== run 1 ==
==> flow/design.v (excerpt) <==
module alu_top (
    input             clk,
    input      [15:0] a,
    input      [15:0] b,
    input      [2:0]  opcode,
    input             mode,
    output reg [15:0] result,
    output reg        za,
    output reg        zb,
    output reg        eq,
    output reg        gt,
    output reg        lt
);
export LEC_CHECK = 0
export ABC_AREA = 1
export CAP_MARGIN = 20
export CORE_MARGIN = 2
export CORE_UTILIZATION = 69
export CTS_CLUSTER_DIAMETER = 241
export CTS_CLUSTER_SIZE = 98
export PLACE_DENSITY = 0.37
export SLEW_MARGIN = 20
export TNS_END_PERCENT = 10
create_clock -name core_clock -period 19.9 [get_ports {clk}]
run.sh (not shown) runs the stock make flow with config.mk's settings and CLKGATE_MAP_FILE=.
Run 1 never completed, since it errored out during clock tree synthesis (4_1_cts).
Relative to run 1, the following input files were edited for run 2:
# run 1
export LEC_CHECK = 0
export ABC_AREA = 1
export CAP_MARGIN = 20
export CORE_MARGIN = 2
export CORE_UTILIZATION = 69
export CTS_CLUSTER_DIAMETER = 241
export CTS_CLUSTER_SIZE = 98
export PLACE_DENSITY = 0.37
export SLEW_MARGIN = 20
export TNS_END_PERCENT = 10
create_clock -name core_clock -period 19.9 [get_ports {clk}]
# run 2
export LEC_CHECK = 0
export CAP_MARGIN = 20
export CORE_MARGIN = 2
export CORE_UTILIZATION = 65
export SLEW_MARGIN = 20
export TNS_END_PERCENT = 5
create_clock -name core_clock -period 24.0 [get_ports {clk}]
Run 1 -> run 2: chip height increased by a few percent. Final estimated routing congestion in global placement: run 2 vs run 1 up about 3%. [compare] base=run 1 new=run 2: total placed instance area rose by about 5%, post-synthesis average cell area now sits higher, count of placed standard cells including taps now smaller. Run 2 did not finish; the tool stopped in global routing (5_1_grt) with error GRT-0232. Changes observed in run 2 relative to run 1: post-synthesis compound-gate area fraction increased by 6.4 points relative to the old numbers, synthesized netlist cell count now sits lower, core area went up, XOR/XNOR share of the synthesized area +2.5 points. The final reports for run 2 and run 1 show yosys stat chip area higher in the former. Run 2 vs run 1 on synthesized area: run 2 is the higher one.
The inputs of run 3 differ from those of run 2 as listed below.
# run 2
export LEC_CHECK = 0
export CAP_MARGIN = 20
export CORE_MARGIN = 2
export CORE_UTILIZATION = 65
export SLEW_MARGIN = 20
export TNS_END_PERCENT = 5
create_clock -name core_clock -period 24.0 [get_ports {clk}]
# run 3
export LEC_CHECK = 0
export CAP_MARGIN = 20
export CORE_MARGIN = 2
export CORE_UTILIZATION = 40
export SLEW_MARGIN = 20
create_clock -name core_clock -period 37.1 [get_ports {clk}]
## What came out
- Run 3 reached the final stage; the timing, DRC and antenna checks on its layout passed.
- Summary of run 3 over run 2: HPWL after detailed placement now sits lower; placed cell area now sits lower.
- Vertical extent of the die in run 3 is 27% above run 2.
- Number of resized instances in the post-cts repair step delta for run 3 relative to run 2: 90 lower
- Between run 2 and run 3, core box area is lower for run 2, run 3 comes in above that.
- Delta (run 3 minus run 2): worst slack at placement up 4.85 ns; floorplan utilization down 26 points; die size up 61%.
Inputs modified between run 3 and run 4:
# run 3
export LEC_CHECK = 0
export CAP_MARGIN = 20
export CORE_MARGIN = 2
export CORE_UTILIZATION = 40
export SLEW_MARGIN = 20
create_clock -name core_clock -period 37.1 [get_ports {clk}]
# run 4
export LEC_CHECK = 0
export CAP_MARGIN = 20
export CORE_MARGIN = 2
export CORE_UTILIZATION = 40
export SLEW_MARGIN = 20
create_clock -name core_clock -period 45.0 [get_ports {clk}]
Findings:
- [diff] time the worst path needs with I/O delays and setup, run 4 relative to run 3: regression
- Detailed-router iteration count before antenna repair: run 4 vs run 3 down 3
- Diff run 3 -> run 4: slew of the pin with the lowest slew margin went down; reported sequential group power has decreased.
- Run 4 against run 3: clock power share went up 1.9 points; global router's overall resource usage went down 0.61 points.
- Compared run 4 vs run 3, and number of non-clock buffers in the layout is up in run 4.
- Comparing run 3 and run 4, the higher final setup slack of the worst path is on run 4.
- Area growth from synthesis to layout: run 4 > run 3

---

Setup of blue:
Starting RTL as in the previous note.
==> flow/design.v (excerpt) <==
module alu_top (
    input             clk,
    input      [15:0] a,
    input      [15:0] b,
    input      [2:0]  opcode,
    input             mode,
    output reg [15:0] result,
    output reg        za,
    output reg        zb,
    output reg        eq,
    output reg        gt,
    output reg        lt
);
Settings: LEC_CHECK=0, ABC_AREA=1, CAP_MARGIN=20, CORE_ASPECT_RATIO=1.94, CORE_MARGIN=2, CORE_UTILIZATION=40, CTS_CLUSTER_DIAMETER=281, CTS_CLUSTER_SIZE=98, PLACE_DENSITY=0.66, SLEW_MARGIN=20, TNS_END_PERCENT=15; clock period 45.0 ns.
diff inputs: blue => orange
- CORE_ASPECT_RATIO changed from 1.94 to 0.5
- CORE_UTILIZATION changed from 40 to 59
- PLACE_DENSITY changed from 0.66 to 0.35
- HOLD_SLACK_MARGIN newly set to 0.28
- SETUP_SLACK_MARGIN newly set to 0.44
==> results <==
Having completed the whole flow, orange delivered a layout that passed the timing, DRC and antenna checks.
Higher area of the placeable core goes to blue over orange.
On fmax, the higher figure sits with orange, not blue.
In orange the routed wire length per instance turned out about 10% lower than in blue.
As far as flip-flop and latch share of the layout cell area is concerned, blue and orange perform about the same.
~same multi-input logic area in orange and blue
[orange vs blue] final wirelength: lower in orange
Sort orange and blue by power dissipated in sequential cells, descending, and blue comes first.
Via total after detailed routing, orange and blue, higher one = blue.
As far as final setup violation count goes, orange and blue are indistinguishable; the numbers are identical.
Cell area: orange < blue

---

== P ==
The RTL this note starts from:
==> flow/design.v <==
module alu_top (
    input             clk,
    input      [15:0] a,
    input      [15:0] b,
    input      [2:0]  opcode,
    input             mode,
    output reg [15:0] result,
    output reg        za,
    output reg        zb,
    output reg        eq,
    output reg        gt,
    output reg        lt
);
    reg [15:0] a_q, b_q;
    reg [2:0]  opcode_q;
    reg        mode_q;
    wire [15:0] alu_out;
    wire        za_w, zb_w, eq_w, gt_w, lt_w;
    ALU u_alu (.a(a_q), .b(b_q), .opcode(opcode_q), .mode(mode_q),
               .outALU(alu_out), .za(za_w), .zb(zb_w), .eq(eq_w), .gt(gt_w), .lt(lt_w));
    always @(posedge clk) begin
        a_q      <= a;
        b_q      <= b;
        opcode_q <= opcode;
        mode_q   <= mode;
        result   <= alu_out;
        za       <= za_w;
        zb       <= zb_w;
        eq       <= eq_w;
        gt       <= gt_w;
        lt       <= lt_w;
    end
endmodule

module arith(a,b,opcode,outau);
input [15:0] a;
input [15:0] b;
input [2:0] opcode;
output [15:0] outau;
reg [15:0] outau;
always@(*)
begin
	case(opcode)
	3'b000: outau = a+b;
	3'b001: outau = a * b;
	3'b010: if (a > b) begin
		outau = a - b;
		end
		else begin
		outau = b - a;
		end
	3'b011: if (a > b) begin
		outau = (b == 16'h0000) ? 16'h0000 : a / b;
		end
		else begin
		outau = (a == 16'h0000) ? 16'h0000 : b / a;
		end
	default outau = 16'h0000;
	endcase
end
endmodule
module logic_unit(a,b,opcode,outlu,za,zb,eq,gt,lt);
input [15:0] a;
input [15:0] b;
input [2:0] opcode;
output [15:0] outlu;
output za, zb,eq,gt,lt;
reg [15:0] outlu;
reg za,zb,eq,gt,lt;
always@(*)
begin
	case(opcode)
	3'b000: outlu = (a & b);
	3'b001: outlu = (a | b);
	3'b010: outlu = (~(a | b));
	3'b011: outlu = (~(a & b));
	3'b100: outlu = (~ a);
	3'b101: outlu = (~ b);
	3'b110: outlu = (a ^ b);
	3'b111: outlu = (~(a ^ b));
	endcase
end
always@(*)
begin
	if( a == b) begin
	eq = 1;
	end
	else begin
	eq = 0;
	end
	if ( a > b) begin
	gt = 1;
	end
	else begin
	gt = 0;
	end
	if ( a < b) begin
	lt = 1;
	end
	else begin
	lt = 0;
	end
	if( a == 16'h0000) begin
	za = 1;
	end
	else begin
	za = 0;
	end
	if (b == 16'h0000) begin
	zb = 1;
	end
	else begin
	zb = 0;
	end
end
endmodule
module ALU( a, b, opcode, mode, outALU, za, zb, eq, gt, lt);
input [15:0] a;
input [15:0] b;
input [2:0] opcode;
input mode;
output [15:0] outALU;
output za, zb, eq, gt, lt;
reg [15:0] outALU;
reg za, zb, eq, gt, lt;
wire [15:0] outau;
wire [15:0] outlu;
wire tza, tzb, teq, tgt, tlt;
arith a1 (.a(a), .b(b), .opcode(opcode), .outau(outau));
logic_unit l1 (.a(a), .b(b), .opcode(opcode), .outlu(outlu), .za(tza), .zb(tzb), .eq(teq), .gt(tgt), .lt(tlt));
always@(*)
begin
	if(mode == 0) begin
	outALU = outau;
	end
	else if (mode == 1) begin
	outALU = outlu;
	end
	else begin
	outALU = 16'h0000;
	end
	za = tza;
	zb = tzb;
	eq = teq;
	gt = tgt;
	lt = tlt;
end
endmodule
Settings: LEC_CHECK=0, CAP_MARGIN=20, CELL_PAD_IN_SITES_GLOBAL_PLACEMENT=1, CORE_ASPECT_RATIO=0.84, CORE_MARGIN=2, CORE_UTILIZATION=21, HOLD_SLACK_MARGIN=0.21, MIN_ROUTING_LAYER=met2, SETUP_SLACK_MARGIN=5.0, SLEW_MARGIN=30, TNS_END_PERCENT=70; clock period 45.0 ns.
P went all the way through the flow, and no timing, DRC or antenna check failed.
For Q, these inputs were changed with respect to P:
- TNS_END_PERCENT: 70 -> unset
- HOLD_SLACK_MARGIN: 0.21 -> unset
- SETUP_SLACK_MARGIN: 5.0 -> unset
- SLEW_MARGIN: 30 -> 20
- CELL_PAD_IN_SITES_GLOBAL_PLACEMENT: 1 -> unset
- MIN_ROUTING_LAYER: met2 -> unset
- CORE_ASPECT_RATIO: 0.84 -> unset
- CORE_UTILIZATION: 21 -> 59
- the clock period (ns, I/O delays scaled along): 45.0 -> 29.4
Notes after the runs:
Q: flow completed, timing, DRC and antenna clean. Per the comparison of Q with P, area growth from synthesis to layout has increased, number of antenna cells inserted now sits lower, clock latency reported for the late side of the worst-skew pair shrank by 0.02 ns. The wire length reported by the detailed router of Q is lower than that of P.
For R, these inputs were changed with respect to Q:
- an added CTS_CLUSTER_DIAMETER of 29
- an added MAX_ROUTING_LAYER of met4
- a change of CORE_UTILIZATION from 59 to 68
- an added TNS_END_PERCENT of 5
- a change of the clock period (ns, I/O delays scaled along) from 29.4 to 28.4
--- outcome ---
Post-synthesis to final-layout area growth: Q and R compared, lower one is Q. Worst setup margin: Q and R compared, lower one is R. In R relative to Q, clock distribution power had gone up by more than a quarter. A critical path launch point of a_q[12] is what Q shows, while b_q[0] belongs to R. Every run in Q and R closed cleanly, with the single exception of R. Ran to the end and failed final checks on negative setup slack: R. Taking Q as the reference, in R count of multi-input combinational gates closely matched the old numbers; leakage component of the power moved up. According to the power report, total power for R is higher than for Q. Total length of routed met3 wires grows by more than a quarter when moving from Q to R. Against Q, R comes in 1.8 points lower on normalized max-slew margin. R vs Q — design area climbed by a few percent. For worst-margin pin slew, Q and R come out practically identical.
## Diff of input files: S against R
- changing CORE_UTILIZATION from 68 to 67
- changing CTS_CLUSTER_DIAMETER from 29 to 55
- changing the clock period (ns, I/O delays scaled along) from 28.4 to 27.5
==> comparison <==
- No final results exist for S, since it was stopped by error GRT-0232 during global routing (5_1_grt).
- Synthesized instance count came out exactly the same in R and S.
- Diff S..R | number of placement rows | unchanged
- Looking at width of the chip, S sits above R.
- [S] initial core utilization fell 0.41 points relative to R
- Reported for R and S, async set-or-reset flop fraction in the synthesized netlist turned out identical to the last digit.
- Compared with R, S shows a post-DP HPWL that is about 2% higher.
- Against R as the reference, S delivers a higher height of the die.
- | standard cell core area | S vs R | about 0.6% higher |
- Looking at total setup buffers inserted after CTS, S sits 36 above R.
- Die area (higher): S

---

== raven ==
// alu_top: RTL as listed in full above, without the edits since
Settings: LEC_CHECK=0, CAP_MARGIN=0, CELL_PAD_IN_SITES_DETAIL_PLACEMENT=0, CORE_MARGIN=2, CORE_UTILIZATION=66, CTS_CLUSTER_DIAMETER=32, MAX_ROUTING_LAYER=met4, MIN_ROUTING_LAYER=met1, SETUP_SLACK_MARGIN=5.0, SLEW_MARGIN=20; clock period 29.6 ns.
No final results exist for raven, since it was stopped by error GRT-0232 during 5_1_grt.
#### Input delta (quartz over raven)
==> flow/config.mk <==
export PLATFORM = sky130hd
export DESIGN_NAME = alu_top
export DESIGN_NICKNAME = alu_top
export VERILOG_FILES = /design/flow/design.v
export SDC_FILE = /design/flow/constraint.sdc
export NUM_CORES = 4
export LEC_CHECK = 0
export CAP_MARGIN = 20
export CORE_MARGIN = 2
export CORE_UTILIZATION = 72
export SETUP_SLACK_MARGIN = 1.78
export SLEW_MARGIN = 20
==> flow/constraint.sdc <==
create_clock -name core_clock -period 5.97 [get_ports {clk}]
set_input_delay 1.1940 -clock core_clock [delete_from_list [all_inputs] [get_ports {clk}]]
set_output_delay 1.1940 -clock core_clock [all_outputs]
set_load 0.01 [all_outputs]
Results
- 3_5_place_dp: quartz exited with error
- Between raven and quartz, the difference in aoi/oai-family share of the synthesized area is negligible.
- Compared with raven, quartz shows total die size that has gone down by a little under 10%.
- Sort raven and quartz by initial cell density of the core desc -> top: quartz
- quartz and raven ended up with roughly the same synthesized instance count.
Edits applied to the flow inputs when going from quartz to amber:
--- a/flow/config.mk
+++ b/flow/config.mk
@@ -7,2 +7,3 @@
 export LEC_CHECK = 0
+export ABC_AREA = 1
 export CAP_MARGIN = 20
@@ -10,3 +11,6 @@
 export CORE_UTILIZATION = 72
-export SETUP_SLACK_MARGIN = 1.78
+export CTS_CLUSTER_DIAMETER = 371
+export CTS_CLUSTER_SIZE = 14
+export PLACE_DENSITY_LB_ADDON = 0.08
+export SETUP_SLACK_MARGIN = 1.68
 export SLEW_MARGIN = 20
### Flow results
Per the comparison of amber with quartz, floorplan row count lower, post-synthesis average cell area lower, sequential area share after synthesis higher, post-synthesis instance area lower.
What ended amber was a tool error in 4_1_cts; the run never finished.
quartz got as far as 3_5_place_dp, where a tool error ended the run.
[inputs] cedar vs amber
==> flow/config.mk <==
export PLATFORM = sky130hd
export DESIGN_NAME = alu_top
export DESIGN_NICKNAME = alu_top
export VERILOG_FILES = /design/flow/design.v
export SDC_FILE = /design/flow/constraint.sdc
export NUM_CORES = 4
export LEC_CHECK = 0
export CAP_MARGIN = 20
export CORE_MARGIN = 2
export CORE_UTILIZATION = 65
export SLEW_MARGIN = 20
export TNS_END_PERCENT = 5
==> flow/constraint.sdc <==
create_clock -name core_clock -period 27.6 [get_ports {clk}]
set_input_delay 5.5200 -clock core_clock [delete_from_list [all_inputs] [get_ports {clk}]]
set_output_delay 5.5200 -clock core_clock [all_outputs]
set_load 0.01 [all_outputs]
Results
- | cedar | all stages done | FAIL | setup timing |
- cedar — share of the synthesized netlist area taken by xor and xnor gates 2.5 points higher, amber as reference
- Sort amber and cedar by post-place instance area asc -> top: cedar
- What amber reported for number of standard-cell rows in the floorplan has to be multiplied by 1.08 to get the figure for cedar.
- Of amber and cedar, the lower adder and majority gate portion of the synthesized area belongs to cedar.
- cedar vs. amber: worst-case setup slack after placement went up by 25.17 ns.
- cedar against amber; cell count in the Yosys report is down by a few percent.

---

build 44:
RTL: the design.v shown in full above, as it stands there.
clock: 27.5 ns
lec_check: 0
cap_margin: 20
core_margin: 2
core_utilization: 67
cts_cluster_diameter: 58
max_routing_layer: met4
slew_margin: 20
tns_end_percent: 5
What ended build 44 was a tool error in global routing (5_1_grt); the run never finished.
[inputs] build 64 vs build 44
- a deleted CTS_CLUSTER_DIAMETER that had been 58
- a change of CORE_UTILIZATION from 67 to 65
- a deleted MAX_ROUTING_LAYER that had been met4
[summary]
Maximum clock path buffer count: build 64 vs build 44 identical. Pre-placement core utilization | build 64 below build 44. On cell total in the yosys stat output, build 64 tracks build 44 almost exactly. Per the comparison of build 64 with build 44, placed standard-cell area barely changed; setup fix buffers added after clock tree synthesis dropped about 40%; post-cts resize count dropped 7; mean area per synthesized cell barely changed; count of clock tree sinks barely changed. For the die area, build 64 came in about 3% higher than build 44 did. Among build 44 and build 64, the run that stopped before the end is build 44, and it is the only one. Re yosys stat chip area: no difference whatsoever between build 44 and build 64.
#### Input delta (build 38 over build 64)
- setting MAX_ROUTING_LAYER to met4 for the first time
- setting PLACE_DENSITY_LB_ADDON to 0.01 for the first time
- changing CORE_UTILIZATION from 65 to 72
- changing the clock period (ns, I/O delays scaled along) from 27.5 to 27.6
Notes after the runs:
Number of instances resized during post-cts repair: build 38 and build 64 compared, higher one is build 38. Comparing build 38 and build 64, the higher instance area at placement is on build 64. Summary — horizontal extent of the die, build 38 relative to build 64: lower, by about 5%. From build 38 to build 64, mapped cell area did not move at all. Delta (build 38 minus build 64): hold buffer count at CTS held; placeable core region lost about 10%. As of build 38, half-perimeter wire length of the detailed placement result had fallen by a few percent compared to build 64. Tool error GRT-0232 stopped build 38 during global routing (5_1_grt); no final results. Against build 64, die size in build 38 fell by a little under 10%.
> inputs changed (build 38 -> build 90)
- a change of CORE_UTILIZATION from 72 to 66
- an added CTS_CLUSTER_DIAMETER of 151
- a deleted PLACE_DENSITY_LB_ADDON that had been 0.01
- a deleted MAX_ROUTING_LAYER that had been met4
- a change of the clock period (ns, I/O delays scaled along) from 27.6 to 28.4
Results
- Although build 90 finished all stages, its layout failed final checks on negative setup slack.
- Going from build 38 to build 90, number of placement rows grows by about 5.6%.
- Build 38 -> build 90: gate count of the mapped netlist delta 0, exact match
- Unique cell type count in the Yosys netlist: build 90 vs build 38 identical
- Build 90 vs build 38: cell area after placement down
- Delta (build 90 minus build 38): placement-stage worst setup slack now larger; floorplan die area increased by 8.8% relative to the old numbers.
- Between build 90 and build 38, it is build 90 whose buffer count from post-CTS setup fixing is lower, by 7.
- The lower die height of build 90 and build 38 is in build 38.
Edits applied to the flow inputs when going from build 90 to build 23:
- swapping 66 for 69 in CORE_UTILIZATION
- swapping 151 for 26 in CTS_CLUSTER_DIAMETER
- putting SETUP_SLACK_MARGIN at 4.27 where nothing was set
[summary]
Diff build 90 -> build 23: proportion of synthesized chip area in sequential cells level; final estimated routing congestion in global placement moved up; initial standard-cell utilization of the core moved up.
Re register bit count reported by yosys: no difference whatsoever between build 23 and build 90.
Build 23 did not finish; the tool stopped in global routing (5_1_grt) with error GRT-0232.
Looking at die outline area, build 23 sits 4.2% lower than build 90 does.
Inputs modified between build 23 and build 30:
- SETUP_SLACK_MARGIN removed (was 4.27)
- CTS_CLUSTER_DIAMETER removed (was 26)
- PLACE_DENSITY_LB_ADDON newly set to 0.08
- CORE_UTILIZATION changed from 69 to 72
- TNS_END_PERCENT removed (was 5)
- ABC_AREA newly set to 1
- the clock period (ns, I/O delays scaled along) changed from 28.4 to 5.97
Results
- Build 30: it failed during clock tree synthesis (4_1_cts), and the tool reported DPL-0038.
- Arithmetic-cell share of the synthesized area counting full adders, half adders and majority gates on build 30 is up relative to build 23.
- | cell area after technology mapping | build 30 vs build 23 | better |
- Taking build 23 as the reference, in build 30 horizontal die dimension -6.0 um; part of the Yosys area used for sequential elements now larger.
- Number of nets at floorplan is higher on build 30
- From build 23 to build 30 the numbers moved as follows: instance count of the mapped netlist rose 129, chip area in the Yosys report went down 580 um^2, number of placed instances with taps included rose by 500, count of unique library cells instantiated by Yosys went down by 25, XOR/XNOR share of the synthesized area fell 2.5 points.
Power and IR drop assume default switching activity.
